lane 1:
Design Final_Project, start of the top module:
module Final_Project(reset,sw1,sw2,sw3,sw4,FPGA_clk,dot_row,dot0_col,dot1_col,
							out1, out2, out3, out4, out5, out6);
input FPGA_clk;	 
input reset, sw1, sw2, sw3, sw4; 
output [7:0]dot_row, dot0_col, dot1_col;
output [6:0]out1, out2, out3, out4, out5, out6;
reg [3:0]x;	 
reg move_x;	 
reg [1:0]move_y;	 
reg [2:0]y;	 
reg [1:0]gamestate;	 
reg [6:0]timecount;  
reg [6:0]lscore, rscore;
reg [3:0]x_q;
reg [2:0]y_q;
reg [1:0]gamestate_q;
reg [6:0]lscore_q, rscore_q;
wire [7:0]my_plate, enemy_plate; 
wire ballclk;
wire plateclk;
wire timeclk;
wire refreshclk;	
wire dotmatrixclk;
wire goalclk;
wire [7:0]dot_row, dot0_col, dot1_col;
wire [6:0]out1, out2, out3, out4, out5, out6;
dotmatrix DOT(.clk(FPGA_clk), .reset(reset), .en(dotmatrixclk), .gamestate(gamestate_q), .dot_row(dot_row), 
				  .dot0_col(dot0_col), .dot1_col(dot1_col), .my_plate(my_plate),
				  .rscore(rscore_q), .lscore(lscore_q),
				  .enemy_plate(enemy_plate), .x(x_q), .y(y_q));
plate PLA (.reset(reset), .clk(FPGA_clk), .en(plateclk), .sw1(sw1), .sw2(sw2), .sw3(sw3), .sw4(sw4), 
			  .nextleftpos(my_plate), .nextrightpos(enemy_plate));
sevendisplay SEV(.lscore(lscore), .rscore(rscore), .timecount(timecount),
					  .out1(out1), .out2(out2), .out3(out3), .out4(out4),
					  .out5(out5), .out6(out6));
  ...
Size in the first run: about 2,400 cells after synthesis, about 260 flip-flops.
Settings: LEC_CHECK=0, ABC_AREA=0, CAP_MARGIN=35, CORE_ASPECT_RATIO=1.88, CORE_MARGIN=2, CORE_UTILIZATION=24, GPL_ROUTABILITY_DRIVEN=0, HOLD_SLACK_MARGIN=-0.09, PLACE_DENSITY_LB_ADDON=0.26, SETUP_SLACK_MARGIN=-0.16, SLEW_MARGIN=20; clock period 11.0 ns.
run.sh (not shown) runs the stock make flow with config.mk's settings and CLKGATE_MAP_FILE=.
Modified inputs, lane 2 compared to lane 1
# lane 1
export LEC_CHECK = 0
export ABC_AREA = 0
export CAP_MARGIN = 35
export CORE_ASPECT_RATIO = 1.88
export CORE_MARGIN = 2
export CORE_UTILIZATION = 24
export GPL_ROUTABILITY_DRIVEN = 0
export HOLD_SLACK_MARGIN = -0.09
export PLACE_DENSITY_LB_ADDON = 0.26
export SETUP_SLACK_MARGIN = -0.16
export SLEW_MARGIN = 20
create_clock -name core_clock -period 11.0 [get_ports {FPGA_clk}]
# lane 2
export LEC_CHECK = 0
export ABC_AREA = 1
export CAP_MARGIN = 20
export CORE_MARGIN = 2
export CORE_UTILIZATION = 70
export CTS_CLUSTER_DIAMETER = 201
export SLEW_MARGIN = 20
create_clock -name core_clock -period 4.22 [get_ports {FPGA_clk}]
Findings:
Note that the total cells reported by yosys after synthesis recorded for lane 1 amounts to 0.75 times the value seen in lane 2.
The post-synthesis share of cell area spent on xor and xnor gates reported for lane 2 is smaller than that of lane 1 by 5.6 points.
NOTE: core area in lane 2 falls short of that of lane 1
Summary — average cell area after synthesis, lane 2 relative to lane 1: lower, by about 18%.
Lane 2 never completed; the flow aborted with a tool error in global routing.
For area figure in the yosys stat output, dividing the value from lane 1 by the value from lane 2 gives 0.919.
Distinct cell type count after synthesis sits lower in lane 2 than in lane 1.
As far as number of flip-flops and latches in the synthesized netlist goes, lane 1 and lane 2 are indistinguishable; the numbers are identical.
Gate count after technology mapping for lane 2: 794 up relative to lane 1
On post-cts sizing count: between lane 2 and lane 1, it ends up higher for lane 2.
Note that the area after synthesis recorded for lane 2 amounts to 1.09 times the value seen in lane 1.
Edits applied to the flow inputs when going from lane 2 to lane 3:
# lane 2
export LEC_CHECK = 0
export ABC_AREA = 1
export CAP_MARGIN = 20
export CORE_MARGIN = 2
export CORE_UTILIZATION = 70
export CTS_CLUSTER_DIAMETER = 201
export SLEW_MARGIN = 20
create_clock -name core_clock -period 4.22 [get_ports {FPGA_clk}]
# lane 3
export LEC_CHECK = 0
export CAP_MARGIN = 20
export CORE_MARGIN = 2
export CORE_UTILIZATION = 40
export GPL_ROUTABILITY_DRIVEN = 0
export SLEW_MARGIN = 25
create_clock -name core_clock -period 10.0 [get_ports {FPGA_clk}]
## What came out
Lane 3 was carried through to the last stage, and its layout satisfied the timing, design-rule and antenna checks. Compared with lane 2, in lane 3 instance area after placement moved down; post-CTS setup buffer count moved down. Going from lane 2 to lane 3, average footprint of a synthesized cell went up 1.4 sq um, number of storage elements in the synthesis netlist held, yosys synthesis chip area went down about 8%.
The inputs of lane 4 differ from those of lane 3 as listed below.
# lane 3
export LEC_CHECK = 0
export CAP_MARGIN = 20
export CORE_MARGIN = 2
export CORE_UTILIZATION = 40
export GPL_ROUTABILITY_DRIVEN = 0
export SLEW_MARGIN = 25
create_clock -name core_clock -period 10.0 [get_ports {FPGA_clk}]
# lane 4
export LEC_CHECK = 0
export CAP_MARGIN = 20
export CORE_MARGIN = 2
export CORE_UTILIZATION = 57
export CTS_CLUSTER_SIZE = 96
export SLEW_MARGIN = 20
create_clock -name core_clock -period 7.4 [get_ports {FPGA_clk}]
Findings:
The flow did not stop early for lane 4: all stages ran, and the layout cleared the timing, design-rule and antenna checks.
Final design instance area without fill went down slightly going from lane 3 to lane 4.
Arrival time of the worst setup path: lane 4 vs lane 3 down 0.11 ns
Of lane 3 and lane 4, lane 3 shows the higher worst setup slack, with lane 4 below it.
When lane 4 is measured against lane 3, its routed wirelength normalized by instance count turns out 1.7% higher.
Lane 4 against lane 3; final cell count is down by a few percent.
